## red
==> flow/design.v (excerpt) <==
module std_fp_smult_pipe #(
    parameter WIDTH = 32,
    parameter INT_WIDTH = 16,
    parameter FRAC_WIDTH = 16
) (
    input  [WIDTH-1:0]              left,
    input  [WIDTH-1:0]              right,
    input  logic                    reset,
    input  logic                    go,
    input  logic                    clk,
    output logic [WIDTH-1:0]        out,
    output logic                    done
);
Size in the first run: roughly 3,400 cells after synthesis, ~99 flip-flops, ~32,000 um2 of cells after synthesis.
clock: 7.96 ns
lec_check: 0
abc_area: 0
cap_margin: 20
cell_pad_in_sites_detail_placement: 2
core_aspect_ratio: 0.67
core_margin: 2
core_utilization: 53
cts_cluster_diameter: 207
cts_cluster_size: 51
gpl_routability_driven: 0
gpl_timing_driven: 0
hold_slack_margin: -0.02
max_routing_layer: met4
min_routing_layer: met2
place_density: 0.87
setup_slack_margin: -0.56
slew_margin: 20
run.sh (not shown) runs the stock make flow with config.mk's settings and CLKGATE_MAP_FILE=.
red got as far as 3_5_place_dp, where a tool error ended the run.
#### Input delta (blue over red)
==> flow/config.mk <==
export PLATFORM = sky130hd
export DESIGN_NAME = std_fp_smult_pipe
export DESIGN_NICKNAME = std_fp_smult_pipe
export VERILOG_FILES = /design/flow/design.v
export SDC_FILE = /design/flow/constraint.sdc
export NUM_CORES = 4
export LEC_CHECK = 0
export CAP_MARGIN = 20
export CORE_MARGIN = 2
export CORE_UTILIZATION = 40
export SLEW_MARGIN = 20
==> flow/constraint.sdc <==
create_clock -name core_clock -period 7.5 [get_ports {clk}]
set_input_delay 1.5000 -clock core_clock [delete_from_list [all_inputs] [get_ports {clk}]]
set_output_delay 1.5000 -clock core_clock [all_outputs]
set_load 0.01 [all_outputs]
Findings:
- blue | stages: all done | timing, DRC, antenna: all pass
- Diff blue..red | synthesized area | negligible
- Chip area in the Yosys report came out exactly the same in red and blue.
- Reported for red and blue, synthesized flop and latch total turned out identical to the last digit.
- Going from red to blue, the placement row count was found to have gone up by about 40%.
- Going from red to blue, die outline width shrinks by 17 um.
- Sort red and blue by vertical die dimension desc -> top: blue
- From red to blue, share of synthesized registers carrying an async set or reset did not move at all.
- Diff blue..red | total nets after synthesis | unchanged
- The die used by blue is larger than the one used by red.
Inputs modified between blue and green:
diff --git a/flow/config.mk b/flow/config.mk
--- a/flow/config.mk
+++ b/flow/config.mk
@@ -7,0 +8 @@
+export ABC_AREA = 0
@@ -9,2 +10,7 @@
-export CORE_MARGIN = 2
-export CORE_UTILIZATION = 40
+export CELL_PAD_IN_SITES_DETAIL_PLACEMENT = 2
+export CELL_PAD_IN_SITES_GLOBAL_PLACEMENT = 0
+export CORE_MARGIN = 9
+export CORE_UTILIZATION = 26
+export CTS_CLUSTER_SIZE = 53
+export GPL_TIMING_DRIVEN = 0
+export MAX_ROUTING_LAYER = met4
@@ -11,0 +18 @@
+export TNS_END_PERCENT = 25
==> results <==
Across blue and green, a clean result was obtained everywhere but in green. green finished all stages; however, its layout fails the closing checks, the failures being negative setup slack. For blue, the launch point of the worst path was comp.ltmp[8]$_SDFF_PP0_, unlike green, where it was comp.ltmp[21]$_SDFF_PP0_. green vs blue — achievable clock frequency dropped 7.8%. Going from blue to green, area of placed instances shrank slightly. Part of the power in the clock network | green below blue. Compared with blue, green shows a post-place setup slack that is 1.80 ns lower. The tap cell instance count reported for green is greater than that of blue by 562. Diff blue -> green | final-stage net count | increase of 81. | first-pass GRT wire length | higher: green |. Post-route minimum period: green and blue compared, lower one is blue.
Inputs modified between green and orange:
diff --git a/flow/config.mk b/flow/config.mk
--- a/flow/config.mk
+++ b/flow/config.mk
@@ -13,0 +14 @@
+export CTS_CLUSTER_DIAMETER = 382
@@ -16,0 +18 @@
+export PLACE_DENSITY_LB_ADDON = 0.05
==> flow/constraint.sdc <==
create_clock -name core_clock -period 10.6 [get_ports {clk}]
set_input_delay 2.1200 -clock core_clock [delete_from_list [all_inputs] [get_ports {clk}]]
set_output_delay 2.1200 -clock core_clock [all_outputs]
set_load 0.01 [all_outputs]
==> comparison <==
green and orange: one clean run, orange; the rest did not finish clean.
Combinational gate power: orange vs green down about 45%
In the metrics for green and orange, the one carrying the higher total wire length is green.
Summary of the comparison: part of the total power dissipated in combinational logic is lower in orange, relative to green.
The origin of the worst setup path comes out comp.ltmp[21]$_SDFF_PP0_ in one run and comp.rtmp[2]$_SDFF_PP0_ in the other, namely in green and orange respectively.
For purple, these inputs were changed with respect to orange:
==> flow/config.mk <==
export PLATFORM = sky130hd
export DESIGN_NAME = std_fp_smult_pipe
export DESIGN_NICKNAME = std_fp_smult_pipe
export VERILOG_FILES = /design/flow/design.v
export SDC_FILE = /design/flow/constraint.sdc
export NUM_CORES = 4
export LEC_CHECK = 0
export CAP_MARGIN = 20
export CORE_MARGIN = 2
export CORE_UTILIZATION = 68
export CTS_CLUSTER_DIAMETER = 55
export SETUP_SLACK_MARGIN = 1.07
export SLEW_MARGIN = 20
==> flow/constraint.sdc <==
create_clock -name core_clock -period 7.5 [get_ports {clk}]
set_input_delay 1.5000 -clock core_clock [delete_from_list [all_inputs] [get_ports {clk}]]
set_output_delay 1.5000 -clock core_clock [all_outputs]
set_load 0.01 [all_outputs]
### Flow results
Of purple and orange, the higher power consumption belongs to purple. orange -> purple: leakage power summed over all cells increased by more than 10%. In purple, the wire length per cell came out about 13% below the value in orange. Changes observed in purple relative to orange: cell area +2600 um2, arrival time at the worst endpoint went down by 2.15 ns, die boundary width lost 150 um, initial antenna violation count now sits lower, wire length of the first global-routing pass now smaller. Summary: with orange as the reference, net switching power of the design in purple moved up by more than a quarter.
Power figures rest on the tool's default switching activity, not on a simulated workload.
